==> flow/design.v <==
module floating_Mult(
    input               clk, 
    input               rst,
    input       [31:0]  OperandA,
    input       [31:0]  OperandB,
    input               in_valid,
    output              zero_exponent,  
    output              Exception,  
    output              NaN,  
    output reg          out_valid,
    output reg  [31:0]  out
);
    reg sign_out;
    reg normalize;  
    reg [7:0] Exponent_out;
    reg [22:0] Mantissa_out;
    reg [23:0] OperandA_reg, OperandB_reg;  
    reg [47:0] Mantissa_product;
    localparam BIAS = 127;
    always @(*) begin
        out = 32'b0;
        out_valid = 1'b0;
        sign_out = 1'b0;
        normalize = 1'b0;
        Exponent_out = 8'b0;
        Mantissa_out = 23'b0;
        OperandA_reg = 24'b0;
        OperandB_reg = 24'b0;
        Mantissa_product = 48'b0;
        if(~rst) begin
            out = 32'b0;
            out_valid = 1'b0;
        end
        else if(in_valid) begin 
            sign_out = OperandA[31] ^ OperandB[31];
       		OperandA_reg = (|OperandA[30:23]) ? {1'b1, OperandA[22:0]} : {1'b0, OperandA[22:0]};
            OperandB_reg = (|OperandB[30:23]) ? {1'b1, OperandB[22:0]} : {1'b0, OperandB[22:0]};
            Mantissa_product = OperandA_reg * OperandB_reg;
            normalize = Mantissa_product[47];  
            if(~normalize && ~zero_exponent) begin
      			Mantissa_product = Mantissa_product << 1 ;
      			Mantissa_out = Mantissa_product[46:24] + Mantissa_product[23] ;  
      			normalize = Mantissa_product[47];
      			Exponent_out = (OperandA[30:23] + OperandB[30:23] - BIAS);
    		end
  			else begin
  				Mantissa_out = Mantissa_product [46:24];  
  				Exponent_out = (OperandA[30:23] + OperandB[30:23] - BIAS) + normalize;
  			end
            if (zero_exponent) begin
                out = 32'b0;
                out_valid = 1'b1;
            end
            else if(NaN) begin
                out = {sign_out,8'b1111_1111, 23'b111_1111_1111_1111_1111_1111};
                out_valid = 1'b1;
            end
            else if(Exception) begin
                out = {sign_out,8'b1111_1111,23'b0};
                out_valid = 1'b1;
            end
            else if (normalize) begin
                out = {sign_out, Exponent_out, Mantissa_out};
                out_valid = 1'b1;
            end
        end
        else begin  
            out = 32'b0;
            out_valid = 1'b0;
        end
    end
    assign Exception = ( ( (&OperandA[30:23]) && (OperandA[22:0] == 0) )   || ( (&OperandB[30:23]) && (OperandB[22:0] == 0) ) ) ? 1'b1 : 1'b0;
    assign zero_exponent = ((OperandA[30:23] == 0) | (OperandB[30:23] == 0)) ? 1'b1 : 1'b0;
    assign NaN =( ( (OperandA[30:23] == 8'b1111_1111) && (OperandA [22:0] != 23'b0) ) || ( (OperandB[30:23] == 8'b1111_1111) && (OperandB [22:0] != 23'b0) ) ) ? 1 : 0; 
endmodule
module Adder(
    input               clk,
    input               rst,
    input       [31:0]  OperandA,
    input       [31:0]  OperandB,
    input               in_valid,
    output              Exception,  
    output              zero_exponent,
    output              NaN,
    output reg out_valid,
output reg [31:0] out
    );
reg signA;
reg [23:0] mantissaA;
reg [7:0] expA;
reg signB;
reg [23:0] mantissaB;
reg [7:0] expB, expB_new;
reg [24:0] mantissa_sum;
reg [23:0] mantissaB_shift;
reg sign_out;
reg [7:0] exp_out;
reg [22:0] mantissa_out;
reg [8:0] Diff_exponent;  
integer norm_i;
always @(*) begin
    out = 32'b0;
    out_valid = 1'b0;
    expB_new = 8'b0;
    mantissa_sum = 25'b0;
    mantissaB_shift = 24'b0;
    sign_out = 1'b0;
    exp_out = 8'b0;
    mantissa_out = 23'b0;
    Diff_exponent = 9'b0;
    signA = OperandA [31];
    expA = OperandA [30:23];
    mantissaA = (|OperandA[30:23]) ? {1'b1, OperandA[22:0]} : {1'b0, OperandA[22:0]};
    signB = OperandB [31];
    expB = OperandB [30:23];
    mantissaB = (|OperandB[30:23]) ? {1'b1, OperandB[22:0]} : {1'b0, OperandB[22:0]};
    if (~rst) begin
        out = 32'b0;
        out_valid = 1'b0;
    end
    else if(in_valid) begin
       if (expA < expB) begin
            {signA, expA, mantissaA, signB, expB, mantissaB} = {signB, expB, mantissaB, signA, expA, mantissaA};
        end
        Diff_exponent = expA - expB ;
        expB_new = expB + Diff_exponent ;
        mantissaB_shift = (Diff_exponent > 0) ? mantissaB >> Diff_exponent : mantissaB ;
        exp_out = expA;
        if(signA == signB) begin
            mantissa_sum = mantissaA + mantissaB_shift;
            sign_out = signA;
        end
        else begin
        if(mantissaA >= mantissaB_shift) begin
            mantissa_sum = mantissaA - mantissaB_shift;
            sign_out = signA;
        end
        else begin
            mantissa_sum = mantissaB_shift - mantissaA;
            sign_out = signB ;
        end
        end
        if(mantissa_sum[24]) begin
            mantissa_sum = mantissa_sum >> 1;  
            exp_out = exp_out + 1 ;
        end 
        for (norm_i = 0; norm_i < 24; norm_i = norm_i + 1)
            if (~ mantissa_sum[23] & (|mantissa_sum) )
            begin
            mantissa_sum = mantissa_sum << 1;
            exp_out = exp_out - 1;
            end
        mantissa_out = mantissa_sum[22:0];
         if(NaN) begin
            out = {sign_out,8'b1111_1111, 23'b111_1111_1111_1111_1111_1111};
            out_valid = 1'b1;
        end
        else if(Exception) begin
            out = {sign_out,8'b1111_1111,23'b0};
            out_valid = 1'b1;
        end
        else begin
            out = {sign_out, exp_out, mantissa_out};
            out_valid = 1'b1;
        end
    end
    else begin
        out_valid = 1'b0;
    end
end
assign NaN =( ( (OperandA[30:23] == 8'b1111_1111) && (OperandA [22:0] != 23'b0) ) || ( (OperandB[30:23] == 8'b1111_1111) && (OperandB [22:0] != 23'b0) ) ) ? 1 : 0;
assign Exception = ( ( (&OperandA[30:23]) && (OperandA[22:0] == 0) )   || ( (&OperandB[30:23]) && (OperandB[22:0] == 0) ) ) ? 1'b1 : 1'b0;
endmodule 
module Accumulator(
    input               clk, 
    input               rst,
    input    [31:0]     IN1,
    input               in_valid,
    input [7:0]         kernel_size,
    output reg [31:0]   Accumulator,
    output reg              output_valid
    );
wire [31:0] out;
wire [15:0] counter_tmp;
reg  [15:0] counter ;
assign counter_tmp = kernel_size*kernel_size;
always @(posedge clk or negedge rst) begin
    if(~rst) begin
        Accumulator <= 0;
        output_valid <= 0;
        counter <= 0;
    end
    else if (in_valid) begin
      counter <= counter + 1 ;
        if (counter == counter_tmp-1)
          begin
            counter <= 0;
            output_valid <= 1;
            Accumulator <= (counter == 0) ? IN1 : out;  
          end
        else if (counter == 0)begin
          Accumulator <= IN1;  
          output_valid <= 0;
        end
       else
         begin
        Accumulator <= out;
        output_valid <= 0;
         end
    end
    else begin
      Accumulator <= Accumulator;  
      output_valid <= 0;
      end
end
        Adder add_inst(
            .clk(clk),
            .rst(rst),
            .OperandA(IN1),
            .OperandB(Accumulator),
            .in_valid(in_valid),
            .Exception(),
            .zero_exponent(),
            .NaN(),
            .out_valid(),
            .out(out)
        );
endmodule 
module conv_mac (
    input         clk,
    input         rst,           
    input         in_valid,
    input  [31:0] OperandA,      
    input  [31:0] OperandB,      
    input  [7:0]  kernel_size,
    output        out_valid,
    output [31:0] result
);
wire        acc_en;
wire [31:0] mult_result;
floating_Mult multiplier(
    .clk(clk),
    .rst(rst),
    .OperandA(OperandA),
    .OperandB(OperandB),
    .in_valid(in_valid),
    .zero_exponent(),
    .Exception(),
    .NaN(),
    .out_valid(acc_en),
    .out(mult_result)
);
Accumulator accumulator(
    .clk(clk),
    .rst(rst),
    .IN1(mult_result),
    .in_valid(acc_en),
    .Accumulator(result),
    .output_valid(out_valid),
    .kernel_size(kernel_size)
);
endmodule
==> flow/run.sh <==
#!/bin/bash
# the make line also repeats each setting of config.mk as NAME=value (left out here)
make -C /OpenROAD-flow-scripts/flow DESIGN_CONFIG=/design/flow/config.mk WORK_HOME=/design/flow/orfs CLKGATE_MAP_FILE= finish
==> flow/config.mk <==
export PLATFORM = sky130hd
export DESIGN_NAME = conv_mac
export DESIGN_NICKNAME = conv_mac
export VERILOG_FILES = /design/flow/design.v
export SDC_FILE = /design/flow/constraint.sdc
export NUM_CORES = 4
export LEC_CHECK = 0
export ABC_AREA = 1
export CAP_MARGIN = 20
export CELL_PAD_IN_SITES_DETAIL_PLACEMENT = 2
export CORE_ASPECT_RATIO = 1.22
export CORE_MARGIN = 10
export CORE_UTILIZATION = 62
export CTS_CLUSTER_DIAMETER = 53
export GPL_TIMING_DRIVEN = 0
export MAX_ROUTING_LAYER = met4
export MIN_ROUTING_LAYER = met2
export SLEW_MARGIN = 0
export TNS_END_PERCENT = 65
==> flow/constraint.sdc <==
create_clock -name core_clock -period 43.3 [get_ports {clk}]
set_input_delay 8.6600 -clock core_clock [delete_from_list [all_inputs] [get_ports {clk}]]
set_output_delay 8.6600 -clock core_clock [all_outputs]
set_load 0.01 [all_outputs]
==> impl_metrics.ini, run 1 <==
; flow metrics
[yosys]
yosys_area_um2 = 44230
yosysMostFrequentCell = nand2_1
synth-seq-cells = 49
syn_nets = 8192
ys_cells = 7272
enable_flop_cells = 0
synth_top_area_share = 0.2331
adder_share = 0.3264
synthAoiAreaFrac = 0.08184
ys_seq_share = 0.02772
synthCells = 7272
synth.logic.top_family = simple AND/OR/NAND/NOR gates
area_leaders = fa_1 (23%), nand2_1 (19%), inv_1 (12%)
ys_sh_simple = 0.3562
async_flop_share = 1.000
mux_area_frac = 0.003621
common_cells = nand2_1 (2195), inv_1 (1403), nor2_1 (673), fa_1 (515), nand3_1 (509)
syn_area_per_cell_um2 = 6.082
synth_warnings = 3
top_area_cell = fa_1
netlist_area_um2 = 44230
xor_share = 0.04846
synth_top_flop_cell = dfrtp_1
yosysUniqueCellTypes = 67

[floorplanning]
io_pins = 108
die_w_um = 261.8
row_count = 108
initCoreUtil = 0.6235
core_region_area_um2 = 70940
dieHeight_um = 315.0
chipArea_um2 = 82480

[outcome]
lastStage = 3_5_place_dp
stop_error = [ERROR DPL-0033] detailed placement checks failed during check placement.
status = did not finish

[placed_design]
gp_congestion = 1.255
portBuffers = 66
## stage by stage
step              cells  setup slack [ns]  hold slack, ns
floorplan          7272             7.246          0.5568
global placement   8273            -1.953          0.5813
==> run 2: changes to the inputs <==
Settings changed: ABC_AREA 1 to 0, CAP_MARGIN 20 to 15, CELL_PAD_IN_SITES_GLOBAL_PLACEMENT from default to 2, CORE_ASPECT_RATIO 1.22 to 0.73, CORE_MARGIN 10 to 6, CORE_UTILIZATION 62 to 21, CTS_CLUSTER_DIAMETER 53 to 225, CTS_CLUSTER_SIZE from default to 37, GPL_TIMING_DRIVEN 0 to default, PLACE_DENSITY_LB_ADDON from default to 0.24, SLEW_MARGIN 0 to 20, TNS_END_PERCENT 65 to default.
Clock period 43.3 ns to 64.1 ns, I/O delays scaled along.
==> impl_metrics.ini, run 2 <==
; yosys + openroad results
[yosys]
syn_nets = 6729
synth_top_flop_cell = dfrtp_1
adder_share = 0.3385
synthAoiAreaFrac = 0.1899
synth_top_area_share = 0.2417
xor_share = 0.05621
mux_area_frac = 0.04301
yosys_area_um2 = 42650
synth.logic.top_family = adder cells
ys_seq_share = 0.02875
netlist_area_um2 = 42650
yosysUniqueCellTypes = 119
syn_area_per_cell_um2 = 7.342
synthCells = 5809
yosysMostFrequentCell = nand2_1
top_area_cell = fa_1
synth-seq-cells = 49
ys_cells = 5809
enable_flop_cells = 0
area_leaders = fa_1 (24%), ha_1 (9.7%), nand2_1 (7.3%)
synth_warnings = 3
common_cells = nand2_1 (825), inv_1 (731), fa_1 (515), nor2_1 (414), ha_1 (330)
ys_sh_simple = 0.2482
async_flop_share = 1.000

[timing]
finalSetupTns_ns = 0
fmax_ghz = 0.01968
hold_ws_ns = 0.5969
min_period_over_period = 0.7927
final-hold-violation-count = 0
drv_slew = 0
grt_setup_unrepaired = false
tightestPinTransition_ns = 1.346
layout_min_cycle_time_ns = 50.81
relSlewSlack = 0.09493
final-setup-viol-count = 0
finClkSkew_ns = 0.01186

[worst_setup_path]
r2r_slack_ns = 33.96
critPathBufInv = 12
rr_startpoint = accumulator.Accumulator[25]
ff2ff_path_depth = 97
crit_fanout = 45
rr_endpoint = accumulator.Accumulator[30]
cp_slowest_cell = or2_1
arrival_ns = 51.02
start_kind = input port
path_depth = 122
cp_common_cell = ha_1
cp-endpoint = accumulator.Accumulator[30]
path_delay_family = AND-OR/OR-AND gates
worstPathRequired_ns = 64.31
setup.worst_path.end_class = register
cpPeakStageDelay_ns = 0.89
crit_path_start = OperandA[24]
worst-setup-path-type = input port to register

[drt]
first_iter_violations = 7716
ant_nets = 0
vias_per_cell = 7.062
wl_per_cell_um = 27.16
drtPass1Iterations = 8
remaining_drc_errors = 0
num_vias = 59850
routed_wl_um = 230200

[flow_run]
warnings = 82
drv_cap = 0

[clocking]
cts_made_buffers = 5
cts_setup_buffers = 0
cts_sinks = 49
path_clk_slew_ns = 0.09
cts_tree = built
clockBufferDepth = 2
htreeDepth = 2
clockRootBuffer = clkbuf_16
post_cts_resized = 0
clock_latency_ns = 0.33
cts_hold_buffers = 0

[min_path]
hold_class = register to register
min_path_cells = 1
hp-start = accumulator.counter[0]
hold-path-endpoint = accumulator.counter[0]

[floorplanning]
initCoreUtil = 0.2126
core_region_area_um2 = 200600
io_pins = 108
dieHeight_um = 397.0
row_count = 140
chipArea_um2 = 214200
die_w_um = 539.5

[placed_design]
portBuffers = 107
gp_congestion = 1.014
place_hpwl_um = 172200

[global_routing]
grt_pass1_wl_um = 341400
antenna_found_initial = 1
grt_max_degree = 48
grt.total_usage = 0.3321
grt_pass1_vias = 72790
grt_overflow = 0

[outcome]
status = complete, no violations

[cells_and_area]
nNetsFinal = 6672
syn2layout_area_growth_pct = 10.85
[run 2: metrics by stage]
step	instance area, µm²	worst slack (ns)	std cells	utilization
3_5_place_dp	46880	14.85	8433	0.2337
2_1_floorplan	42650	23.64	5809	-
4_1_cts	47030	15.05	8441	0.2345
6_report	47280	13.29	8475	0.2357
3_3_place_gp	46870	15.37	8433	0.2337
5_1_grt	47230	11.68	8456	0.2355
[run 2: routing by layer]
layer  up-vias  GRT usage  part of all wire
met5         -          -                 0
met4         0    0.03219             0.048
met3      1226     0.4911              0.48
met2     18790     0.3539              0.47
met1     20470          -                 0
li1      19370          -                 -
[run 2: layout make-up]
type / instances / area, µm²
Inverter: 737 / 2766
Fill cell: 23580 / 153300
Clock buffer: 5 / 125.1
Sequential cell: 49 / 1226
Tap cell: 2698 / 3376
Antenna cell: 24 / 60.06
Timing Repair Buffer: 254 / 2133
Multi-Input combinational cell: 4705 / 37560
Clock inverter: 3 / 28.78
==> run 3: changes to the inputs <==
Settings changed: ABC_AREA 0 to 1, CAP_MARGIN 15 to 20, CELL_PAD_IN_SITES_DETAIL_PLACEMENT 2 to default, CELL_PAD_IN_SITES_GLOBAL_PLACEMENT 2 to default, CORE_ASPECT_RATIO 0.73 to default, CORE_MARGIN 6 to 2, CORE_UTILIZATION 21 to 72, CTS_CLUSTER_DIAMETER 225 to default, CTS_CLUSTER_SIZE 37 to 99, MAX_ROUTING_LAYER met4 to default, MIN_ROUTING_LAYER met2 to default, PLACE_DENSITY from default to 0.43, PLACE_DENSITY_LB_ADDON 0.24 to default.
Clock period 64.1 ns to 43.2 ns, I/O delays scaled along.
==> impl_metrics.ini, run 3 <==
; yosys + openroad results
[worst_setup_path]
path_delay_family = simple AND/OR/NAND/NOR gates
cp_slowest_cell = clkdlybuf4s50_1
crit_fanout = 28
worstPathRequired_ns = 43.40
critPathBufInv = 26
rr_startpoint = accumulator.Accumulator[28]
setup.worst_path.end_class = register
crit_path_start = OperandA[9]
cp_common_cell = nand2_1
worst-setup-path-type = input port to register
cp-endpoint = accumulator.Accumulator[29]
path_depth = 198
cpPeakStageDelay_ns = 1.08
r2r_slack_ns = 17.50
start_kind = input port
rr_endpoint = accumulator.Accumulator[29]
arrival_ns = 41.49
ff2ff_path_depth = 164

[timing]
relSlewSlack = 0.1607
finClkSkew_ns = 0.01244
fmax_ghz = 0.02422
finalSetupTns_ns = 0
final-setup-viol-count = 0
tightestPinTransition_ns = 1.254
layout_min_cycle_time_ns = 41.28
final-hold-violation-count = 0
min_period_over_period = 0.9557
drv_slew = 0

[clocking]
cts_tree = built
cts_made_buffers = 5
path_clk_slew_ns = 0.08
htreeDepth = 2
clockBufferDepth = 2
clockRootBuffer = clkbuf_16
cts_sinks = 49
clock_latency_ns = 0.31

[drt]
vias_per_cell = 5.977
num_vias = 47760
ant_nets = 0
remaining_drc_errors = 0
first_iter_violations = 6142
routed_wl_um = 145200
drtPass1Iterations = 12
wl_per_cell_um = 18.17

[yosys]
synthCells = 7272
area_leaders = fa_1 (23%), nand2_1 (19%), inv_1 (12%)
common_cells = nand2_1 (2195), inv_1 (1403), nor2_1 (673), fa_1 (515), nand3_1 (509)
synth-seq-cells = 49
ys_cells = 7272
yosysUniqueCellTypes = 67
adder_share = 0.3264
syn_nets = 8192
ys_sh_simple = 0.3562
top_area_cell = fa_1
netlist_area_um2 = 44230
yosys_area_um2 = 44230
async_flop_share = 1.000
mux_area_frac = 0.003621
enable_flop_cells = 0
yosysMostFrequentCell = nand2_1
synth_top_flop_cell = dfrtp_1
synth_warnings = 3
syn_area_per_cell_um2 = 6.082
xor_share = 0.04846
synth_top_area_share = 0.2331
ys_seq_share = 0.02772
synth.logic.top_family = simple AND/OR/NAND/NOR gates
synthAoiAreaFrac = 0.08184

[cells_and_area]
syn2layout_area_growth_pct = 4.515
nNetsFinal = 8127
nFillCells = 4806

[flow_run]
warnings = 84
drv_cap = 0

[global_routing]
antenna_found_initial = 2
grt_overflow = 0
grt.total_usage = 0.4502
grt_pass1_wl_um = 230600
grt_max_degree = 91
grt_pass1_vias = 46380

[placed_design]
portBuffers = 107
place_hpwl_um = 118100
gp_congestion = 1.107

[floorplanning]
row_count = 90
die_w_um = 251.9
initCoreUtil = 0.7301
io_pins = 108
chipArea_um2 = 63430
core_region_area_um2 = 60580
dieHeight_um = 251.9

[min_path]
min_path_cells = 2
hp-start = accumulator.counter[10]
hold-path-endpoint = accumulator.counter[10]
hold_class = register to register

[outcome]
status = complete, no violations
==> run 3: metal layers <==
| metal | track usage | share of wire | vias up |
|---|---|---|---|
| li1 | - | - | 22040 |
| met1 | 0.5683 | 0.37 | 21810 |
| met2 | 0.7177 | 0.44 | 3163 |
| met3 | 0.1114 | 0.13 | 747 |
| met4 | 0.2318 | 0.061 | 2 |
| met5 | 0 | 0.000090 | - |
==> run 3: stage by stage <==
step | hold slack, ns | utilization | instances | cell area [µm²] | setup slack [ns]
5_1_grt | 0.6362 | 0.7631 | 7991 | 46230 | -0.2359
2_1_floorplan | 0.5568 | - | 7272 | 44230 | 7.166
6_report | 0.6042 | 0.7631 | 7991 | 46230 | 1.915
4_1_cts | 0.6067 | 0.7550 | 7968 | 45740 | 0.1063
3_3_place_gp | 0.5946 | 0.7521 | 7958 | 45570 | 0.3560
3_5_place_dp | 0.5956 | 0.7525 | 7960 | 45590 | -0.1281
==> run 3: area by class of cell <==
type / count / area (µm²) / share of cell area
sequential: 49 / 1226 / 0.02652
multi-input combinational: 5474 / 36530 / 0.7903
clock buffer: 5 / 125.1 / 0.002707
timing repair buffer: 203 / 1792 / 0.03876
inverter: 1474 / 5545 / 0.1200
tap: 782 / 978.4 / 0.02117
antenna: 1 / 2.502 / 0.00005413
clock inverter: 3 / 26.28 / 0.0005684
==> run 3: repair_timing <==
| item | CTS | global route |
|---|---|---|
| setup buffers | 0 | 10 |
| resized | 0 | 86 |
| hold buffers | 0 | 0 |
| endpoints found under the setup margin | 0 | 8 |
==> run 4: changes to the inputs <==
Settings changed: CAP_MARGIN 20 to 15, CELL_PAD_IN_SITES_DETAIL_PLACEMENT from default to 0, CELL_PAD_IN_SITES_GLOBAL_PLACEMENT from default to 0, CORE_UTILIZATION 72 to 68, CTS_CLUSTER_DIAMETER from default to 343, CTS_CLUSTER_SIZE 99 to default, HOLD_SLACK_MARGIN from default to 0.29, MAX_ROUTING_LAYER from default to met4, MIN_ROUTING_LAYER from default to met1, PLACE_DENSITY 0.43 to default, PLACE_DENSITY_LB_ADDON from default to 0.2, SETUP_SLACK_MARGIN from default to 4.93.
Clock period 43.2 ns to 41.2 ns, I/O delays scaled along.
==> impl_metrics.ini, run 4 <==
; yosys + openroad results
[global_routing]
grt.total_usage = 0.4508
met2_usage = 0.7039
grt_use_met1 = 0.5662
grt.busiest_layer = met2
grt_max_degree = 65
grt_overflow = 0
grtUsageMet3 = 0.1008
grt_pass1_wl_um = 238500
grt_pass1_vias = 47290
antenna_found_initial = 5

[yosys]
area_leaders = fa_1 (23%), nand2_1 (19%), inv_1 (12%)
netlist_area_um2 = 44230
synthCells = 7272
ys_cells = 7272
synth_top_flop_cell = dfrtp_1
yosysMostFrequentCell = nand2_1
xor_share = 0.04846
enable_flop_cells = 0
ys_seq_share = 0.02772
yosysUniqueCellTypes = 67
synth.logic.top_family = simple AND/OR/NAND/NOR gates
syn_area_per_cell_um2 = 6.082
top_area_cell = fa_1
synth_top_area_share = 0.2331
yosys_area_um2 = 44230
synth_warnings = 3
async_flop_share = 1.000
synthAoiAreaFrac = 0.08184
synth-seq-cells = 49
mux_area_frac = 0.003621
syn_nets = 8192
adder_share = 0.3264
ys_sh_simple = 0.3562
common_cells = nand2_1 (2195), inv_1 (1403), nor2_1 (673), fa_1 (515), nand3_1 (509)

[worst_setup_path]
ff2ff_path_depth = 173
rr_endpoint = accumulator.Accumulator[29]
cp_slowest_cell = dlymetal6s2s_1
r2r_slack_ns = 16.44
setup.worst_path.end_class = register
arrival_ns = 39.42
cp_common_cell = nand2_1
crit_fanout = 15
path_delay_family = simple AND/OR/NAND/NOR gates
path_depth = 208
cpPeakStageDelay_ns = 0.68
worstPathRequired_ns = 41.45
start_kind = input port
worst-setup-path-type = input port to register
crit_path_start = OperandB[16]
cp-endpoint = accumulator.Accumulator[29]
critPathBufInv = 29
rr_startpoint = accumulator.Accumulator[24]

[floorplanning]
io_pins = 108
chipArea_um2 = 67100
row_count = 93
die_w_um = 259.0
dieHeight_um = 259.0
core_region_area_um2 = 64350
initCoreUtil = 0.6874

[min_path]
hold_class = register to register
hold-path-endpoint = accumulator.counter[15]
min_path_cells = 2
hp-start = accumulator.counter[15]

[timing]
final-hold-violation-count = 0
drv_slew = 0
min_period_over_period = 0.9507
final-setup-viol-count = 0
fmax_ghz = 0.02553
finalSetupTns_ns = 0
hold_ws_ns = 0.6119
relSlewSlack = 0.1385
tightestPinTransition_ns = 1.282
layout_min_cycle_time_ns = 39.17
finClkSkew_ns = 0.01762
fin_ws_ns = 2.030
grt_setup_unrepaired = true

[drt]
drtPass1Iterations = 22
first_iter_violations = 7717
routed_wl_um = 164700
vias_per_cell = 6.136
num_vias = 51290
remaining_drc_errors = 0
wl_per_cell_um = 19.71
ant_nets = 0

[placed_design]
pre_cts_slack_ns = -0.3309
portBuffers = 107
place_hpwl_um = 118600
gp_congestion = 1.099

[clocking]
clockRootBuffer = clkbuf_16
htreeDepth = 2
clockBufferDepth = 2
cts_tree = built
path_clk_slew_ns = 0.09
cts_hold_buffers = 0
cts_sinks = 49
cts_made_buffers = 5
clock_latency_ns = 0.31

[cells_and_area]
syn2layout_area_growth_pct = 16.85
nNetsFinal = 8415
fin_util = 0.8032

[outcome]
status = complete, no violations

[flow_run]
warnings = 84
drv_cap = 0
[run 4: repair_timing]
item                       in CTS  in global routing
gates resized                 319                590
pin swaps                      82                196
cloned                         31                 24
setup buffers                  64                131
setup endpoints to repair      18                 17
[run 4: cell type report]
cell class | instances | area, µm²
Multi-Input combinational cell | 5502 | 39440
Timing Repair inverter | 1 | 5.005
Timing Repair Buffer | 462 | 4222
Fill cell | 4532 | 12660
Clock inverter | 3 | 21.27
Antenna cell | 7 | 17.52
Tap cell | 855 | 1070
Sequential cell | 49 | 1226
Clock buffer | 5 | 125.1
Inverter | 1474 | 5562
[run 4: metal layers]
metal	wire length, µm	share of wire
met5	0	0
met1	57770	0.35
met4	11420	0.069
met2	72180	0.44
met3	23340	0.14
[run 4: metrics by stage]
step           instances  area (µm²)
4_1_cts             8195       48260
3_3_place_gp        8092       46130
5_1_grt             8356       51680
2_1_floorplan       7272       44230
6_report            8358       51680
3_5_place_dp        8092       46130
==> run 5: changes to the inputs <==
Settings changed: ABC_AREA 1 to default, CAP_MARGIN 15 to 20, CELL_PAD_IN_SITES_DETAIL_PLACEMENT 0 to default, CELL_PAD_IN_SITES_GLOBAL_PLACEMENT 0 to default, CORE_UTILIZATION 68 to 66, CTS_CLUSTER_DIAMETER 343 to default, HOLD_SLACK_MARGIN 0.29 to default, MIN_ROUTING_LAYER met1 to default, PLACE_DENSITY_LB_ADDON 0.2 to default, SETUP_SLACK_MARGIN 4.93 to 5.0.
Clock period 41.2 ns to 36.2 ns, I/O delays scaled along.
==> impl_metrics.ini, run 5 <==
; yosys + openroad results
[yosys]
async_flop_share = 1.000
common_cells = nand2_1 (825), inv_1 (731), fa_1 (515), nor2_1 (414), ha_1 (330)
synth.logic.top_family = adder cells
synthCells = 5809
enable_flop_cells = 0
syn_nets = 6729
area_leaders = fa_1 (24%), ha_1 (9.7%), nand2_1 (7.3%)
synthAoiAreaFrac = 0.1899
synth-seq-cells = 49
ys_seq_share = 0.02875
adder_share = 0.3385
ys_sh_simple = 0.2482
top_area_cell = fa_1
yosysUniqueCellTypes = 119
mux_area_frac = 0.04301
synth_top_flop_cell = dfrtp_1
syn_area_per_cell_um2 = 7.342
yosysMostFrequentCell = nand2_1
synth_top_area_share = 0.2417
ys_cells = 5809
synth_warnings = 3
netlist_area_um2 = 42650
xor_share = 0.05621
yosys_area_um2 = 42650

[worst_setup_path]
crit_fanout = 10
cp-endpoint = accumulator.Accumulator[26]
cp_slowest_cell = fa_1
critPathBufInv = 29
start_kind = input port
cpPeakStageDelay_ns = 0.58
worst-setup-path-type = input port to register
path_delay_family = AND-OR/OR-AND gates
setup.worst_path.end_class = register
worstPathRequired_ns = 36.38
rr_startpoint = accumulator.Accumulator[24]
cp_common_cell = ha_4
rr_endpoint = accumulator.Accumulator[26]
path_depth = 141
crit_path_start = OperandB[25]
ff2ff_path_depth = 109
arrival_ns = 35.30
r2r_slack_ns = 14.56

[floorplanning]
core_region_area_um2 = 64120
row_count = 93
die_w_um = 258.2
chipArea_um2 = 66670
initCoreUtil = 0.6652
io_pins = 108
dieHeight_um = 258.2

[global_routing]
grt.total_usage = 0.5172
grt_pass1_wl_um = 263900
grt_overflow = 0
grt_pass1_vias = 48000
antenna_found_initial = 4
grt_max_degree = 44

[cells_and_area]
nNetsFinal = 7187
stdcell_area_um2 = 52970
nFillCells = 3980
syn2layout_area_growth_pct = 24.20
mi_logic_area_um2 = 40730
seqCellArea_um2 = 1226

[drt]
num_vias = 49320
vias_per_cell = 6.920
wl_per_cell_um = 24.77
drtPass1Iterations = 13
routed_wl_um = 176600
ant_nets = 0
remaining_drc_errors = 0
first_iter_violations = 7954

[clocking]
cts_hold_buffers = 0
cts_tree = built
clockBufferDepth = 2
clock_latency_ns = 0.33
path_clk_slew_ns = 0.09
htreeDepth = 2
cts_sinks = 49
cts_made_buffers = 5
clockRootBuffer = clkbuf_16

[timing]
fin_ws_ns = 1.076
tightestPinTransition_ns = 1.110
final-setup-viol-count = 0
finClkSkew_ns = 0.02435
min_period_over_period = 0.9703
grt_setup_unrepaired = true
relSlewSlack = 0.2581
final-hold-violation-count = 0
drv_slew = 0
fmax_ghz = 0.02847
layout_min_cycle_time_ns = 35.12

[placed_design]
post_dp_cell_area_um2 = 47020
portBuffers = 107
gp_congestion = 1.178
pre_cts_slack_ns = -0.6031
place_hpwl_um = 124300

[min_path]
hold_class = register to register
hold-path-endpoint = accumulator.counter[0]
hp-start = accumulator.counter[0]
min_path_cells = 1

[outcome]
status = complete, no violations

[flow_run]
drv_cap = 0
warnings = 87
==> run 5: layer usage <==
layer / routed length (µm) / vias to the layer above / GRT usage
met1: 59540 / 23030 / 0.6174
li1: - / 20550 / -
met4: 15920 / 0 / 0.3210
met3: 26300 / 1395 / 0.1486
met2: 74800 / 4347 / 0.7703
met5: 0 / - / -
==> run 5: per-stage QoR <==
stage / hold WS, ns / TNS, ns / std cells / utilization
floorplan: 0.5150 / 0 / 5809 / -
global placement: 0.5587 / -0.03587 / 6830 / 0.7331
detailed placement: 0.5816 / -3.591 / 6831 / 0.7333
CTS: 0.5959 / 0 / 7047 / 0.7976
global route: 0.6044 / 0 / 7127 / 0.8261
finish: 0.5967 / 0 / 7128 / 0.8262
==> run 5: cell type report <==
cell class | count | area share
antenna | 5 | 0.0002362
clock buffer | 5 | 0.002362
clock inverter | 3 | 0.0005433
inverter | 737 | 0.05265
multi-input combinational | 4707 | 0.7689
sequential | 49 | 0.02315
tap | 855 | 0.02020
timing repair buffer | 766 | 0.1318
timing repair inverter | 1 | 0.0002126
==> run 5: timing repair <==
| action | CTS | global route |
|---|---|---|
| pin swaps | 227 | 156 |
| setup buffers | 191 | 75 |
| resized | 689 | 273 |
| setup endpoints to repair | 18 | 17 |
| cloned | 17 | 1 |
==> run 6: changes to the inputs <==
Settings changed: ABC_AREA from default to 1, CAP_MARGIN 20 to 15, CELL_PAD_IN_SITES_DETAIL_PLACEMENT from default to 0, CELL_PAD_IN_SITES_GLOBAL_PLACEMENT from default to 0, CORE_UTILIZATION 66 to 58, CTS_CLUSTER_DIAMETER from default to 196, HOLD_SLACK_MARGIN from default to 0.29, MIN_ROUTING_LAYER from default to met1.
Clock period 36.2 ns to 30.5 ns, I/O delays scaled along.
==> impl_metrics.ini, run 6 <==
; yosys + openroad results
[timing]
min_period_over_period = 1.132
final-setup-viol-count = 18
relSlewSlack = 0.3903
fin_ws_ns = -4.039
drv_slew = 0
finalSetupTns_ns = -39.99
hold_ws_ns = 0.6105
grt_setup_unrepaired = true
fmax_ghz = 0.02895
finClkSkew_ns = 0.007797
layout_min_cycle_time_ns = 34.54
tightestPinTransition_ns = 0.9112
final-hold-violation-count = 0

[yosys]
yosys_area_um2 = 44230
synth_top_flop_cell = dfrtp_1
area_leaders = fa_1 (23%), nand2_1 (19%), inv_1 (12%)
synth.logic.top_family = simple AND/OR/NAND/NOR gates
yosysMostFrequentCell = nand2_1
top_area_cell = fa_1
async_flop_share = 1.000
synth-seq-cells = 49
synthAoiAreaFrac = 0.08184
synthCells = 7272
syn_nets = 8192
yosysUniqueCellTypes = 67
synth_top_area_share = 0.2331
mux_area_frac = 0.003621
ys_cells = 7272
ys_sh_simple = 0.3562
adder_share = 0.3264
netlist_area_um2 = 44230
synth_warnings = 3
enable_flop_cells = 0
xor_share = 0.04846
ys_seq_share = 0.02772
syn_area_per_cell_um2 = 6.082
common_cells = nand2_1 (2195), inv_1 (1403), nor2_1 (673), fa_1 (515), nand3_1 (509)

[global_routing]
grt.total_usage = 0.4213
grt_max_degree = 89
grt_pass1_vias = 53010
grt_pass1_wl_um = 261400
antenna_found_initial = 0
grt_overflow = 0

[worst_setup_path]
cp_common_cell = nand2_1
worstPathRequired_ns = 30.68
path_depth = 211
cpPeakStageDelay_ns = 0.58
worst-setup-path-type = input port to register
ff2ff_path_depth = 172
arrival_ns = 34.72
crit_path_start = OperandB[29]
r2r_slack_ns = 8.68
rr_endpoint = accumulator.Accumulator[29]
setup.worst_path.end_class = register
path_delay_family = simple AND/OR/NAND/NOR gates
cp-endpoint = accumulator.Accumulator[29]
cp_slowest_cell = fa_1
rr_startpoint = accumulator.Accumulator[28]
critPathBufInv = 40
crit_fanout = 17
start_kind = input port

[flow_run]
drv_cap = 0
warnings = 87

[cells_and_area]
seqCellArea_um2 = 1226
nNetsFinal = 9602
syn2layout_area_growth_pct = 34.68
instances_no_fill = 9662
stdcell_area_um2 = 59570
fin_util = 0.7870
nFillCells = 5748
mi_logic_area_um2 = 37750

[placed_design]
gp_congestion = 1.062
place_hpwl_um = 138300
portBuffers = 107
post_dp_cell_area_um2 = 58150
place_inst = 9608

[drt]
drtPass1Iterations = 6
first_iter_violations = 4767
vias_per_cell = 5.436
ant_nets = 0
wl_per_cell_um = 16.80
num_vias = 52530
routed_wl_um = 162300
remaining_drc_errors = 0

[clocking]
htreeDepth = 2
clock_latency_ns = 0.30
cts_hold_buffers = 0
path_clk_slew_ns = 0.07
clockRootBuffer = clkbuf_16
cts_tree = built
clockBufferDepth = 2
cts_made_buffers = 5
cts_sinks = 49

[floorplanning]
dieHeight_um = 280.2
row_count = 101
chipArea_um2 = 78490
io_pins = 108
core_region_area_um2 = 75700
die_w_um = 280.2
initCoreUtil = 0.5843

[min_path]
hold_class = register to register
hold-path-endpoint = accumulator.counter[10]
min_path_cells = 2
hp-start = accumulator.counter[10]

[outcome]
so_faults = setup timing
status = complete, but fails checks
## run 6: repair_timing
item,4_1_cts,5_1_grt
pin swaps,27,74
hold endpoints to repair,0,0
cloned,7,7
setup endpoints to repair,26,27
setup buffers,7,24
resized,84,150
## run 6: layer usage
layer	part of all wire	vias up	global-route usage
li1	-	25000	-
met3	0.084	663	0.05979
met1	0.38	24410	0.4954
met5	0	-	-
met4	0.058	0	0.2028
met2	0.47	2449	0.7092
## run 6: cell type report
| cell class | count | area share |
|---|---|---|
| Inverter | 1474 | 0.09324 |
| Timing Repair Buffer | 1677 | 0.2290 |
| Tap cell | 978 | 0.02054 |
| Clock buffer | 7 | 0.002394 |
| Clock inverter | 1 | 0.0005041 |
| Antenna cell | 1 | 0.00004201 |
| Sequential cell | 49 | 0.02058 |
| Multi-Input combinational cell | 5475 | 0.6337 |
## run 6: through the flow
stage,worst slack (ns)
2_1_floorplan,-1.213
3_3_place_gp,-3.668
3_5_place_dp,-4.440
4_1_cts,-3.820
5_1_grt,-6.057
6_report,-4.039
==> run 7: changes to the inputs <==
Settings changed: CAP_MARGIN 15 to 35, CELL_PAD_IN_SITES_DETAIL_PLACEMENT 0 to default, CELL_PAD_IN_SITES_GLOBAL_PLACEMENT 0 to 2, CORE_MARGIN 2 to 10, CORE_UTILIZATION 58 to 40, CTS_CLUSTER_DIAMETER 196 to default, GPL_TIMING_DRIVEN from default to 0, MAX_ROUTING_LAYER met4 to default, MIN_ROUTING_LAYER met1 to default, SETUP_SLACK_MARGIN 5.0 to default, TNS_END_PERCENT from default to 25.
Clock period 30.5 ns to 33.9 ns, I/O delays scaled along.
==> impl_metrics.ini, run 7 <==
; yosys + openroad results
[outcome]
status = complete, but fails checks
so_faults = setup timing

[worst_setup_path]
setup.worst_path.end_class = register
crit_path_start = OperandB[29]
worst-setup-path-type = input port to register
cp-endpoint = accumulator.Accumulator[27]
arrival_ns = 36.05
start_kind = input port
critPathBufInv = 35
ff2ff_path_depth = 176
crit_fanout = 9
cp_common_cell = nand2_1
cpPeakStageDelay_ns = 0.54
r2r_slack_ns = 11.00
worstPathRequired_ns = 34.07
rr_startpoint = accumulator.Accumulator[25]
rr_endpoint = accumulator.Accumulator[27]
path_depth = 211
cp_slowest_cell = or4_4
path_delay_family = simple AND/OR/NAND/NOR gates

[timing]
grt_setup_unrepaired = true
finalSetupTns_ns = -13.23
finClkSkew_ns = 0.01262
min_period_over_period = 1.058
relSlewSlack = 0.2873
drv_slew = 0
fmax_ghz = 0.02788
tightestPinTransition_ns = 1.058
fin_ws_ns = -1.973
final-hold-violation-count = 0
layout_min_cycle_time_ns = 35.87
final-setup-viol-count = 8

[cells_and_area]
syn2layout_area_growth_pct = 21.67
instances_no_fill = 9175
nFillCells = 11730
nNetsFinal = 8616

[flow_run]
drv_cap = 0
warnings = 86

[placed_design]
portBuffers = 66
gp_congestion = 0.9712
place_hpwl_um = 147800
place_inst = 8822

[drt]
first_iter_violations = 3781
ant_nets = 0
routed_wl_um = 177200
num_vias = 47770
drtPass1Iterations = 6
remaining_drc_errors = 0
vias_per_cell = 5.206
wl_per_cell_um = 19.32

[clocking]
clockRootBuffer = clkbuf_16
cts_made_buffers = 5
cts_hold_buffers = 0
clockBufferDepth = 2
clock_latency_ns = 0.31
cts_tree = built
htreeDepth = 2
path_clk_slew_ns = 0.08
cts_sinks = 49

[yosys]
adder_share = 0.3264
common_cells = nand2_1 (2195), inv_1 (1403), nor2_1 (673), fa_1 (515), nand3_1 (509)
mux_area_frac = 0.003621
yosys_area_um2 = 44230
enable_flop_cells = 0
netlist_area_um2 = 44230
synthAoiAreaFrac = 0.08184
ys_cells = 7272
synth_top_area_share = 0.2331
syn_nets = 8192
synthCells = 7272
synth_top_flop_cell = dfrtp_1
async_flop_share = 1.000
synth-seq-cells = 49
synth.logic.top_family = simple AND/OR/NAND/NOR gates
syn_area_per_cell_um2 = 6.082
top_area_cell = fa_1
ys_sh_simple = 0.3562
ys_seq_share = 0.02772
xor_share = 0.04846
yosysMostFrequentCell = nand2_1
yosysUniqueCellTypes = 67
synth_warnings = 3
area_leaders = fa_1 (23%), nand2_1 (19%), inv_1 (12%)

[global_routing]
grt_pass1_wl_um = 266100
grt_pass1_vias = 44950
antenna_found_initial = 0
grt.total_usage = 0.2688
grt_max_degree = 52
grt_overflow = 0

[min_path]
hold_class = register to register
hold-path-endpoint = accumulator.counter[10]
min_path_cells = 2
hp-start = accumulator.counter[10]

[floorplanning]
row_count = 121
io_pins = 108
dieHeight_um = 352.5
chipArea_um2 = 124300
core_region_area_um2 = 109300
die_w_um = 352.5
initCoreUtil = 0.4046
run 7: cell type report:
cell class | count | area [µm²] | share of cell area
Antenna cell | 2 | 5.005 | 0.00009300
Buffer | 286 | 1886 | 0.03504
Clock buffer | 5 | 125.1 | 0.002325
Clock inverter | 3 | 28.78 | 0.0005347
Inverter | 1474 | 5593 | 0.1039
Multi-Input combinational cell | 5469 | 39450 | 0.7331
Sequential cell | 49 | 1226 | 0.02278
Tap cell | 1476 | 1847 | 0.03432
Timing Repair Buffer | 411 | 3654 | 0.06789
run 7: what timing repair did:
action	in CTS	in global routing
setup endpoints to repair	23	22
gates cloned	2	32
pin swaps	38	334
setup buffers	51	252
gates resized	245	1118
run 7: metal layers:
layer | vias to the layer above | wire length, µm | GRT usage | part of all wire
met1 | 23190 | 82360 | 0.3910 | 0.46
met5 | - | 132 | 0.007837 | 0.00074
met3 | 130 | 14580 | 0.05112 | 0.082
met2 | 1422 | 78100 | 0.4216 | 0.44
li1 | 23030 | - | - | -
met4 | 2 | 2054 | 0.02534 | 0.012
run 7: per-stage QoR:
step           hold slack, ns  utilization  cell area [µm²]  setup slack (ns)
6_report               0.6251       0.4924            53820            -1.973
5_1_grt                0.6560       0.4923            53810            -3.526
2_1_floorplan          0.5568            -            44240           0.09013
4_1_cts                0.6253       0.4403            48130            -3.849
3_5_place_dp           0.6106       0.4283            46810            -10.08
3_3_place_gp           0.5956       0.4277            46750            -10.89
==> run 8: changes to the inputs <==
Settings changed: CAP_MARGIN 35 to 20, CELL_PAD_IN_SITES_GLOBAL_PLACEMENT 2 to default, CORE_MARGIN 10 to 2, CORE_UTILIZATION 40 to 68, CTS_CLUSTER_DIAMETER from default to 324, CTS_CLUSTER_SIZE from default to 31, GPL_TIMING_DRIVEN 0 to default, TNS_END_PERCENT 25 to default.
Clock period 33.9 ns to 33.3 ns, I/O delays scaled along.
==> impl_metrics.ini, run 8 <==
; flow metrics
[floorplanning]
die_w_um = 259.0
chipArea_um2 = 67100
row_count = 93
core_region_area_um2 = 64350
io_pins = 108
dieHeight_um = 259.0
initCoreUtil = 0.6874

[yosys]
synth.logic.top_family = simple AND/OR/NAND/NOR gates
top_area_cell = fa_1
synth_top_flop_cell = dfrtp_1
yosysUniqueCellTypes = 67
synth-seq-cells = 49
common_cells = nand2_1 (2195), inv_1 (1403), nor2_1 (673), fa_1 (515), nand3_1 (509)
async_flop_share = 1.000
yosysMostFrequentCell = nand2_1
area_leaders = fa_1 (23%), nand2_1 (19%), inv_1 (12%)
mux_area_frac = 0.003621
synthCells = 7272
adder_share = 0.3264
synth_warnings = 3
ys_cells = 7272
enable_flop_cells = 0
xor_share = 0.04846
synth_top_area_share = 0.2331
ys_seq_share = 0.02772
yosys_area_um2 = 44230
netlist_area_um2 = 44230
synthAoiAreaFrac = 0.08184
syn_nets = 8192
ys_sh_simple = 0.3562
syn_area_per_cell_um2 = 6.082

[clocking]
clockBufferDepth = 2
cts_made_buffers = 5
cts_sinks = 49
htreeDepth = 2
cts_hold_buffers = 0
clockRootBuffer = clkbuf_16

[outcome]
stop_error = [ERROR GRT-0232] Routing congestion too high. Check the congestion heatmap in the GUI.
status = did not finish
lastStage = 5_1_grt

[placed_design]
place_hpwl_um = 137800
gp_congestion = 1.193
pre_cts_slack_ns = -2.888
portBuffers = 107
post_dp_cell_area_um2 = 56140
place_inst = 9329

[global_routing]
grt_overflow = 804
grt.total_usage = 0.8497
run 8: per-stage QoR:
stage	util
after floorplan	-
after global placement	0.8725
after detailed placement	0.8725
after CTS	0.8795
run 8: per-layer routing:
metal	overflow	track usage
met4	255	0.9155
met1	29	0.8171
met2	504	1.011
met3	15	0.7133
met5	1	0.3768
run 8: repair_timing:
action                                  CTS
setup buffers                             6
gates resized                            69
endpoints found under the setup margin    8
pin swaps                                21
cloned                                    5
==> run 9: changes to the inputs <==
Settings changed: CORE_UTILIZATION 68 to 69, CTS_CLUSTER_DIAMETER 324 to 241, CTS_CLUSTER_SIZE 31 to 98, HOLD_SLACK_MARGIN 0.29 to default, PLACE_DENSITY from default to 0.36, SETUP_SLACK_MARGIN from default to -1.81, TNS_END_PERCENT from default to 10.
Clock period 33.3 ns to 23.9 ns, I/O delays scaled along.
==> impl_metrics.ini, run 9 <==
; flow metrics
[outcome]
status = did not finish
lastStage = 5_1_grt
stop_error = [ERROR GRT-0232] Routing congestion too high. Check the congestion heatmap in the GUI.

[floorplanning]
row_count = 92
initCoreUtil = 0.6999
dieHeight_um = 257.2
die_w_um = 257.2
chipArea_um2 = 66140
core_region_area_um2 = 63200
io_pins = 108

[clocking]
htreeDepth = 2
cts_sinks = 49
cts_made_buffers = 5
cts_hold_buffers = 0
clockRootBuffer = clkbuf_16
clockBufferDepth = 2

[placed_design]
gp_congestion = 1.161
place_hpwl_um = 150900
portBuffers = 107

[yosys]
yosys_area_um2 = 44230
mux_area_frac = 0.003621
xor_share = 0.04846
synth.logic.top_family = simple AND/OR/NAND/NOR gates
enable_flop_cells = 0
common_cells = nand2_1 (2195), inv_1 (1403), nor2_1 (673), fa_1 (515), nand3_1 (509)
synthAoiAreaFrac = 0.08184
synth-seq-cells = 49
netlist_area_um2 = 44230
syn_area_per_cell_um2 = 6.082
ys_sh_simple = 0.3562
top_area_cell = fa_1
area_leaders = fa_1 (23%), nand2_1 (19%), inv_1 (12%)
syn_nets = 8192
synthCells = 7272
yosysMostFrequentCell = nand2_1
synth_top_flop_cell = dfrtp_1
async_flop_share = 1.000
synth_warnings = 3
ys_seq_share = 0.02772
synth_top_area_share = 0.2331
ys_cells = 7272
adder_share = 0.3264
yosysUniqueCellTypes = 67

[global_routing]
grt_overflow = 1202
grt.total_usage = 0.8768
## run 9: through the flow
stage	setup slack (ns)	std cells	cell area [µm²]
after CTS	-8.932	9487	58520
after detailed placement	-10.22	9456	57780
after floorplan	-6.493	7272	45000
after global placement	-8.339	9456	57780
## run 9: metal layers
metal | overflow | global-route usage
met1 | 37 | 0.8430
met2 | 744 | 1.028
met3 | 22 | 0.7440
met4 | 394 | 0.9490
met5 | 5 | 0.4525
## run 9: what timing repair did
action                     CTS
hold endpoints to repair     0
setup buffers               10
gates cloned                13
gates resized              108
setup endpoints to repair   24
pin swaps                   37
==> run 10: changes to the inputs <==
Settings changed: CAP_MARGIN 20 to 35, CELL_PAD_IN_SITES_GLOBAL_PLACEMENT from default to 3, CORE_ASPECT_RATIO from default to 1.71, CORE_MARGIN 2 to 10, CORE_UTILIZATION 69 to 40, CTS_CLUSTER_DIAMETER 241 to default, CTS_CLUSTER_SIZE 98 to default, GPL_ROUTABILITY_DRIVEN from default to 0, GPL_TIMING_DRIVEN from default to 1, HOLD_SLACK_MARGIN from default to 0.15, MIN_ROUTING_LAYER from default to met2, PLACE_DENSITY 0.36 to default, PLACE_DENSITY_LB_ADDON from default to 0.27, SETUP_SLACK_MARGIN -1.81 to default, TNS_END_PERCENT 10 to 85.
Clock period 23.9 ns to 33.9 ns, I/O delays scaled along.
==> impl_metrics.ini, run 10 <==
; flow metrics
[yosys]
adder_share = 0.3264
yosysUniqueCellTypes = 67
synth.logic.top_family = simple AND/OR/NAND/NOR gates
synth_warnings = 3
synth_top_area_share = 0.2331
async_flop_share = 1.000
area_leaders = fa_1 (23%), nand2_1 (19%), inv_1 (12%)
synthCells = 7272
synth-seq-cells = 49
mux_area_frac = 0.003621
syn_nets = 8192
synthAoiAreaFrac = 0.08184
syn_area_per_cell_um2 = 6.082
yosys_area_um2 = 44230
top_area_cell = fa_1
yosysMostFrequentCell = nand2_1
common_cells = nand2_1 (2195), inv_1 (1403), nor2_1 (673), fa_1 (515), nand3_1 (509)
enable_flop_cells = 0
ys_sh_simple = 0.3562
xor_share = 0.04846
ys_seq_share = 0.02772
netlist_area_um2 = 44230
ys_cells = 7272
synth_top_flop_cell = dfrtp_1

[floorplanning]
core_region_area_um2 = 109800
dieHeight_um = 454.8
die_w_um = 274.3
row_count = 159
chipArea_um2 = 124800
initCoreUtil = 0.4028

[outcome]
stop_error = [ERROR FLW-0024] Place density exceeds 1.0 (current PLACE_DENSITY_LB_ADDON =  0.27). Please check if the value of  PLACE_DENSITY_LB_ADDON is between 0 and 0.99.
status = did not finish
lastStage = 3_1_place_gp_skip_io
==> run 11: changes to the inputs <==
Settings changed: CAP_MARGIN 35 to 15, CELL_PAD_IN_SITES_DETAIL_PLACEMENT from default to 1, CELL_PAD_IN_SITES_GLOBAL_PLACEMENT 3 to 2, CORE_ASPECT_RATIO 1.71 to default, CORE_MARGIN 10 to 2, CORE_UTILIZATION 40 to 21, CTS_CLUSTER_DIAMETER from default to 196, GPL_ROUTABILITY_DRIVEN 0 to default, GPL_TIMING_DRIVEN 1 to default, HOLD_SLACK_MARGIN 0.15 to default, MAX_ROUTING_LAYER from default to met4, MIN_ROUTING_LAYER met2 to met1, PLACE_DENSITY_LB_ADDON 0.27 to 0.24, TNS_END_PERCENT 85 to default.
Clock period 33.9 ns to 74.6 ns, I/O delays scaled along.
==> impl_metrics.ini, run 11 <==
; yosys + openroad results
[flow_run]
warnings = 82
drv_cap = 0

[min_path]
min_path_cells = 2
hold-path-endpoint = accumulator.Accumulator[18]
hp-start = accumulator.Accumulator[18]
hold_class = register to register

[worst_setup_path]
cp_slowest_cell = a21oi_2
start_kind = input port
arrival_ns = 54.35
critPathBufInv = 25
rr_startpoint = accumulator.Accumulator[27]
crit_path_start = OperandB[27]
path_delay_family = simple AND/OR/NAND/NOR gates
rr_endpoint = accumulator.Accumulator[26]
cp-endpoint = accumulator.Accumulator[26]
worstPathRequired_ns = 74.80
cpPeakStageDelay_ns = 0.88
r2r_slack_ns = 43.40
ff2ff_path_depth = 162
cp_common_cell = nand2_1
crit_fanout = 92
setup.worst_path.end_class = register
worst-setup-path-type = input port to register
path_depth = 199

[yosys]
adder_share = 0.3264
top_area_cell = fa_1
synth_top_area_share = 0.2331
yosysMostFrequentCell = nand2_1
synth_warnings = 3
enable_flop_cells = 0
synth.logic.top_family = simple AND/OR/NAND/NOR gates
ys_seq_share = 0.02772
synth-seq-cells = 49
synthCells = 7272
syn_nets = 8192
async_flop_share = 1.000
syn_area_per_cell_um2 = 6.082
ys_sh_simple = 0.3562
synth_top_flop_cell = dfrtp_1
mux_area_frac = 0.003621
xor_share = 0.04846
area_leaders = fa_1 (23%), nand2_1 (19%), inv_1 (12%)
common_cells = nand2_1 (2195), inv_1 (1403), nor2_1 (673), fa_1 (515), nand3_1 (509)
netlist_area_um2 = 44230
yosysUniqueCellTypes = 67
ys_cells = 7272
synthAoiAreaFrac = 0.08184
yosys_area_um2 = 44230

[timing]
fmax_ghz = 0.01847
min_period_over_period = 0.7258
final-setup-viol-count = 0
tightestPinTransition_ns = 1.164
final-hold-violation-count = 0
drv_slew = 0
grt_setup_unrepaired = false
relSlewSlack = 0.2168
layout_min_cycle_time_ns = 54.15
finClkSkew_ns = 0.01735
finalSetupTns_ns = 0

[floorplanning]
initCoreUtil = 0.2111
chipArea_um2 = 214300
row_count = 168
dieHeight_um = 462.9
die_w_um = 462.9
core_region_area_um2 = 209600
io_pins = 108

[clocking]
cts_hold_buffers = 0
path_clk_slew_ns = 0.09
post_cts_resized = 0
clock_latency_ns = 0.33
htreeDepth = 2
cts_setup_buffers = 0
cts_made_buffers = 5
clockBufferDepth = 2
cts_sinks = 49
clockRootBuffer = clkbuf_16
cts_tree = built

[drt]
remaining_drc_errors = 0
routed_wl_um = 192700
ant_nets = 0
vias_per_cell = 4.504
wl_per_cell_um = 19.32
num_vias = 44910
drtPass1Iterations = 5
first_iter_violations = 2299

[global_routing]
grt_overflow = 0
grt_pass1_wl_um = 298000
grt.total_usage = 0.1832
grt_max_degree = 93
antenna_found_initial = 4
grt_pass1_vias = 48360

[outcome]
status = complete, no violations

[placed_design]
gp_congestion = 0.8874
portBuffers = 107
place_hpwl_um = 161000
place_inst = 9961

[cells_and_area]
instances_no_fill = 9972
syn2layout_area_growth_pct = 8.681
nNetsFinal = 8083
## run 11: layout make-up
class / instances / area [µm²]
antenna: 3 / 7.507
clock buffer: 5 / 125.1
clock inverter: 3 / 43.79
fill: 26620 / 161500
inverter: 1474 / 5533
multi-input combinational: 5462 / 36140
sequential: 49 / 1226
tap: 2805 / 3510
timing repair buffer: 171 / 1481
## run 11: stage by stage
step                      instance area, µm²  setup slack, ns  hold WS [ns]    util
final                                  48070            20.45        0.6198  0.2294
after global routing                   48070            16.17        0.6572  0.2294
after CTS                              48060            20.34        0.6055  0.2293
after detailed placement               47890            20.03        0.5875  0.2285
after global placement                 47890            20.04        0.5827  0.2285
after floorplan                        44230            32.29        0.5568       -
## run 11: layer usage
layer / track usage / vias to the layer above / wire length, µm
met2: 0.3160 / 528 / 93380
met3: 0.009514 / 145 / 3954
met5: - / - / 0
met4: 0.03327 / 0 / 4199
li1: - / 21880 / -
met1: 0.2383 / 22360 / 91140
==> run 12: changes to the inputs <==
Settings changed: ABC_AREA 1 to default, CAP_MARGIN 15 to 20, CELL_PAD_IN_SITES_DETAIL_PLACEMENT 1 to default, CELL_PAD_IN_SITES_GLOBAL_PLACEMENT 2 to default, CORE_UTILIZATION 21 to 68, CTS_CLUSTER_DIAMETER 196 to 324, CTS_CLUSTER_SIZE from default to 31, MIN_ROUTING_LAYER met1 to default, PLACE_DENSITY_LB_ADDON 0.24 to default, SETUP_SLACK_MARGIN from default to -1.98.
Clock period 74.6 ns to 26.9 ns, I/O delays scaled along.
==> impl_metrics.ini, run 12 <==
; flow metrics
[outcome]
status = did not finish
lastStage = 5_1_grt
stop_error = [ERROR GRT-0232] Routing congestion too high. Check the congestion heatmap in the GUI.

[yosys]
yosys_area_um2 = 42650
netlist_area_um2 = 42650
synthAoiAreaFrac = 0.1899
xor_share = 0.05621
ys_sh_simple = 0.2482
common_cells = nand2_1 (825), inv_1 (731), fa_1 (515), nor2_1 (414), ha_1 (330)
syn_area_per_cell_um2 = 7.342
synth-seq-cells = 49
synth_top_area_share = 0.2417
mux_area_frac = 0.04301
ys_cells = 5809
adder_share = 0.3385
synth_top_flop_cell = dfrtp_1
syn_nets = 6729
synth_warnings = 3
ys_seq_share = 0.02875
yosysUniqueCellTypes = 119
top_area_cell = fa_1
area_leaders = fa_1 (24%), ha_1 (9.7%), nand2_1 (7.3%)
enable_flop_cells = 0
synthCells = 5809
yosysMostFrequentCell = nand2_1
synth.logic.top_family = adder cells
async_flop_share = 1.000

[placed_design]
gp_congestion = 1.249
place_hpwl_um = 155100
portBuffers = 107
post_dp_cell_area_um2 = 56480
place_inst = 8042

[clocking]
cts_sinks = 49
clockRootBuffer = clkbuf_16
cts_made_buffers = 5
cts_hold_buffers = 0
htreeDepth = 2
clockBufferDepth = 2

[floorplanning]
core_region_area_um2 = 61830
row_count = 91
initCoreUtil = 0.6898
io_pins = 108
die_w_um = 254.4
dieHeight_um = 254.4
chipArea_um2 = 64740

[global_routing]
grt.total_usage = 0.8628
grt_overflow = 407
[run 12: per-layer routing]
layer,GRT overflow,global-route usage
met1,40,0.8508
met2,207,0.9762
met3,38,0.7543
met4,122,0.8272
met5,-,-
[run 12: what timing repair did]
item	4_1_cts
hold endpoints to repair	0
setup buffers	6
resized	75
endpoints found under the setup margin	17
pin swaps	18
[run 12: metrics by stage]
stage / utilization / setup slack [ns]
2_1_floorplan: - / -3.949
4_1_cts: 0.9215 / -6.131
3_5_place_dp: 0.9136 / -7.075
3_3_place_gp: 0.9136 / -5.776
==> run 13: changes to the inputs <==
Settings changed: CORE_UTILIZATION 68 to 57, CTS_CLUSTER_DIAMETER 324 to default, CTS_CLUSTER_SIZE 31 to default, MAX_ROUTING_LAYER met4 to default, SETUP_SLACK_MARGIN -1.98 to default.
Clock period 26.9 ns to 23.4 ns, I/O delays scaled along.
==> impl_metrics.ini, run 13 <==
; flow metrics
[outcome]
lastStage = 5_1_grt
status = did not finish
stop_error = [ERROR GRT-0116] Global routing finished with congestion. Check the congestion regions in the DRC Viewer.

[floorplanning]
io_pins = 108
row_count = 100
core_region_area_um2 = 74320
chipArea_um2 = 77030
dieHeight_um = 277.5
initCoreUtil = 0.5739
die_w_um = 277.5

[yosys]
ys_sh_simple = 0.2482
syn_nets = 6729
synthAoiAreaFrac = 0.1899
syn_area_per_cell_um2 = 7.342
yosys_area_um2 = 42650
async_flop_share = 1.000
enable_flop_cells = 0
synthCells = 5809
adder_share = 0.3385
top_area_cell = fa_1
synth_top_area_share = 0.2417
common_cells = nand2_1 (825), inv_1 (731), fa_1 (515), nor2_1 (414), ha_1 (330)
yosysMostFrequentCell = nand2_1
synth_warnings = 3
synth-seq-cells = 49
xor_share = 0.05621
mux_area_frac = 0.04301
netlist_area_um2 = 42650
synth_top_flop_cell = dfrtp_1
synth.logic.top_family = adder cells
ys_cells = 5809
ys_seq_share = 0.02875
yosysUniqueCellTypes = 119
area_leaders = fa_1 (24%), ha_1 (9.7%), nand2_1 (7.3%)

[placed_design]
place_inst = 8267
place_hpwl_um = 157600
pre_cts_slack_ns = -9.607
portBuffers = 107
gp_congestion = 1.105

[clocking]
clockRootBuffer = clkbuf_16
cts_sinks = 49
clockBufferDepth = 2
cts_made_buffers = 5
htreeDepth = 2

[global_routing]
grt.total_usage = 0.6568
grt_overflow = 3
==> run 13: per-layer routing <==
layer | overflow | global-route usage
met5 | 0 | 0.3096
met4 | 2 | 0.5935
met3 | 0 | 0.4547
met2 | 1 | 0.8792
met1 | 0 | 0.6542
==> run 13: what timing repair did <==
item,4_1_cts
pin swaps,240
setup buffers,178
gates resized,560
setup endpoints to repair,27
gates cloned,6
hold buffers,0
hold endpoints to repair,0
==> run 13: through the flow <==
stage / instance area [µm²] / util / hold slack [ns]
after global placement: 57620 / 0.7752 / 0.5581
after floorplan: 43710 / - / 0.5150
after detailed placement: 57620 / 0.7752 / 0.5895
after CTS: 60960 / 0.8203 / 0.5982
